== v34 ==
==> flow/design.v <==
module matrix_mul(
    input wire clk,
    input wire reset,
    input wire start,
    input wire [8:0][7:0] matrix_a,
    input wire [8:0][7:0] matrix_b,
    output reg [8:0][15:0] result,
    output reg done
);
reg [3:0] state;
reg [3:0] i, j, k;
reg [15:0] sum;
localparam IDLE = 4'd0, MULTIPLY = 4'd1, DONE = 4'd2;
always @(posedge clk or posedge reset) begin
    if (reset) begin
        state <= IDLE;
        done <= 0;
        i <= 0;
        j <= 0;
        k <= 0;
        sum <= 0;
    end else begin
        case (state)
            IDLE: begin
                if (start) begin
                    state <= MULTIPLY;
                    i <= 0;
                    j <= 0;
                    k <= 0;
                    sum <= 0;
                    done <= 0;
                end
            end
            MULTIPLY: begin
                if (k == 3) begin
                    result[i*3 + j] <= sum;
                    sum <= 0;
                    k <= 0;
                    if (j == 2) begin
                        j <= 0;
                        if (i == 2) begin
                            state <= DONE;
                        end else begin
                            i <= i + 1;
                        end
                    end else begin
                        j <= j + 1;
                    end
                end else begin
                    sum <= sum + matrix_a[i*3 + k] * matrix_b[k*3 + j];
                    k <= k + 1;
                end
            end
            DONE: begin
                done <= 1;
                state <= IDLE;
            end
        endcase
    end
end
endmodule
clock: 5.05 ns
lec_check: 0
abc_area: 1
cap_margin: 10
core_aspect_ratio: 0.81
core_margin: 8
core_utilization: 27
cts_cluster_diameter: 387
gpl_timing_driven: 1
hold_slack_margin: 0.03
place_density: 0.6
slew_margin: 20
tns_end_percent: 60
run.sh (not shown) runs the stock make flow with config.mk's settings and CLKGATE_MAP_FILE=.
Although it ran to completion, v34 produced a layout that fails the final checks because of negative setup slack.
The following lists how v59 was set up differently from v34:
# v34
export LEC_CHECK = 0
export ABC_AREA = 1
export CAP_MARGIN = 10
export CORE_ASPECT_RATIO = 0.81
export CORE_MARGIN = 8
export CORE_UTILIZATION = 27
export CTS_CLUSTER_DIAMETER = 387
export GPL_TIMING_DRIVEN = 1
export HOLD_SLACK_MARGIN = 0.03
export PLACE_DENSITY = 0.6
export SLEW_MARGIN = 20
export TNS_END_PERCENT = 60
create_clock -name core_clock -period 5.05 [get_ports {clk}]
# v59
export LEC_CHECK = 0
export CAP_MARGIN = 20
export CORE_MARGIN = 2
export CORE_UTILIZATION = 60
export PLACE_DENSITY = 0.6
export SLEW_MARGIN = 20
create_clock -name core_clock -period 5.71 [get_ports {clk}]
## What came out
- Comparing v34 and v59, the higher clock-cell share of area was measured on v59.
- v59: complete, dirty (negative setup slack)
- Diff v34 -> v59 | synthesized area per cell | up by more than a quarter
- Cmp v34 and v59 / count of unique library cells instantiated by Yosys / lower: v34
- v59 vs v34 — die size dropped about 60%.
Here is what was changed in the inputs of v49 compared with v59.
# v59
export LEC_CHECK = 0
export CAP_MARGIN = 20
export CORE_MARGIN = 2
export CORE_UTILIZATION = 60
export PLACE_DENSITY = 0.6
export SLEW_MARGIN = 20
create_clock -name core_clock -period 5.71 [get_ports {clk}]
# v49
export LEC_CHECK = 0
export CAP_MARGIN = 20
export CORE_MARGIN = 2
export CORE_UTILIZATION = 59
export SETUP_SLACK_MARGIN = -0.35
export SLEW_MARGIN = 20
export TNS_END_PERCENT = 5
create_clock -name core_clock -period 4.39 [get_ports {clk}]
Notes after the runs:
Although v49 finished all stages, its layout failed final checks on negative setup slack.
Going from v59 to v49, final cell count without fillers increased by 0.36% relative to the old numbers, count of plain and timing-repair buffers increased by about 1.4% relative to the old numbers.
Lower highest fanout seen on the critical path among v49 and v59: v49
Between v49 and v59, the difference in global-route usage is negligible.
Going from v59 to v49, wire length saw an increase; antenna violation net count after detailed routing saw little to no change; final area saw little to no change.
Setup changes, v49 to v11
# v49
export LEC_CHECK = 0
export CAP_MARGIN = 20
export CORE_MARGIN = 2
export CORE_UTILIZATION = 59
export SETUP_SLACK_MARGIN = -0.35
export SLEW_MARGIN = 20
export TNS_END_PERCENT = 5
create_clock -name core_clock -period 4.39 [get_ports {clk}]
# v11
export LEC_CHECK = 0
export CAP_MARGIN = 20
export CELL_PAD_IN_SITES_GLOBAL_PLACEMENT = 0
export CORE_ASPECT_RATIO = 0.5
export CORE_MARGIN = 2
export CORE_UTILIZATION = 61
export GPL_TIMING_DRIVEN = 1
export MAX_ROUTING_LAYER = met5
export PLACE_DENSITY = 0.56
export SETUP_SLACK_MARGIN = -0.34
export SLEW_MARGIN = 20
export TNS_END_PERCENT = 5
create_clock -name core_clock -period 4.39 [get_ports {clk}]
Nothing crashed in v11 and all stages finished; the problem is that the final layout failed, the offending checks being negative setup slack.
Per the comparison of v11 with v49, register-to-register slack shrank by 0.72 ns; minimum period implied by the final worst setup slack +0.72 ns.
v49 has higher proportion of cell area spent on the clock network than v11.
v11 ended up with a lower die outline area than v49 did.
Design area | v11 above v49
In v11 relative to v49, standard-cell row count had gone down by more than a quarter.

RTL: the design.v shown in full above, as it stands there.
clock: 5.76 ns
lec_check: 0
abc_area: 1
cap_margin: 25
cell_pad_in_sites_detail_placement: 2
cell_pad_in_sites_global_placement: 1
core_aspect_ratio: 0.5
core_margin: 8
core_utilization: 20
gpl_routability_driven: 0
gpl_timing_driven: 0
hold_slack_margin: 0.17
max_routing_layer: met5
min_routing_layer: met2
place_density_lb_addon: 0.28
setup_slack_margin: 0.48
slew_margin: 10
tns_end_percent: 70
The starting point ran to the end with violations: negative setup slack.
Next try:
ABC_AREA = default   (was 1)
CAP_MARGIN = 20   (was 25)
CELL_PAD_IN_SITES_DETAIL_PLACEMENT = default   (was 2)
CELL_PAD_IN_SITES_GLOBAL_PLACEMENT = default   (was 1)
CORE_ASPECT_RATIO = default   (was 0.5)
CORE_MARGIN = 2   (was 8)
CORE_UTILIZATION = 40   (was 20)
GPL_ROUTABILITY_DRIVEN = default   (was 0)
GPL_TIMING_DRIVEN = default   (was 0)
HOLD_SLACK_MARGIN = default   (was 0.17)
MAX_ROUTING_LAYER = default   (was met5)
MIN_ROUTING_LAYER = default   (was met2)
PLACE_DENSITY_LB_ADDON = default   (was 0.28)
SETUP_SLACK_MARGIN = 2.41   (was 0.48)
SLEW_MARGIN = 15   (was 10)
TNS_END_PERCENT = default   (was 70)
clock period = 10.0 ns   (was 5.76 ns; I/O delays follow)
- With this change the flow completed with no timing, DRC or antenna violations
- global-route usage decreases by 3.5 points
- sequential share of layout area rose by 4.7 points
- first-iteration DRC count came out lower by 63%
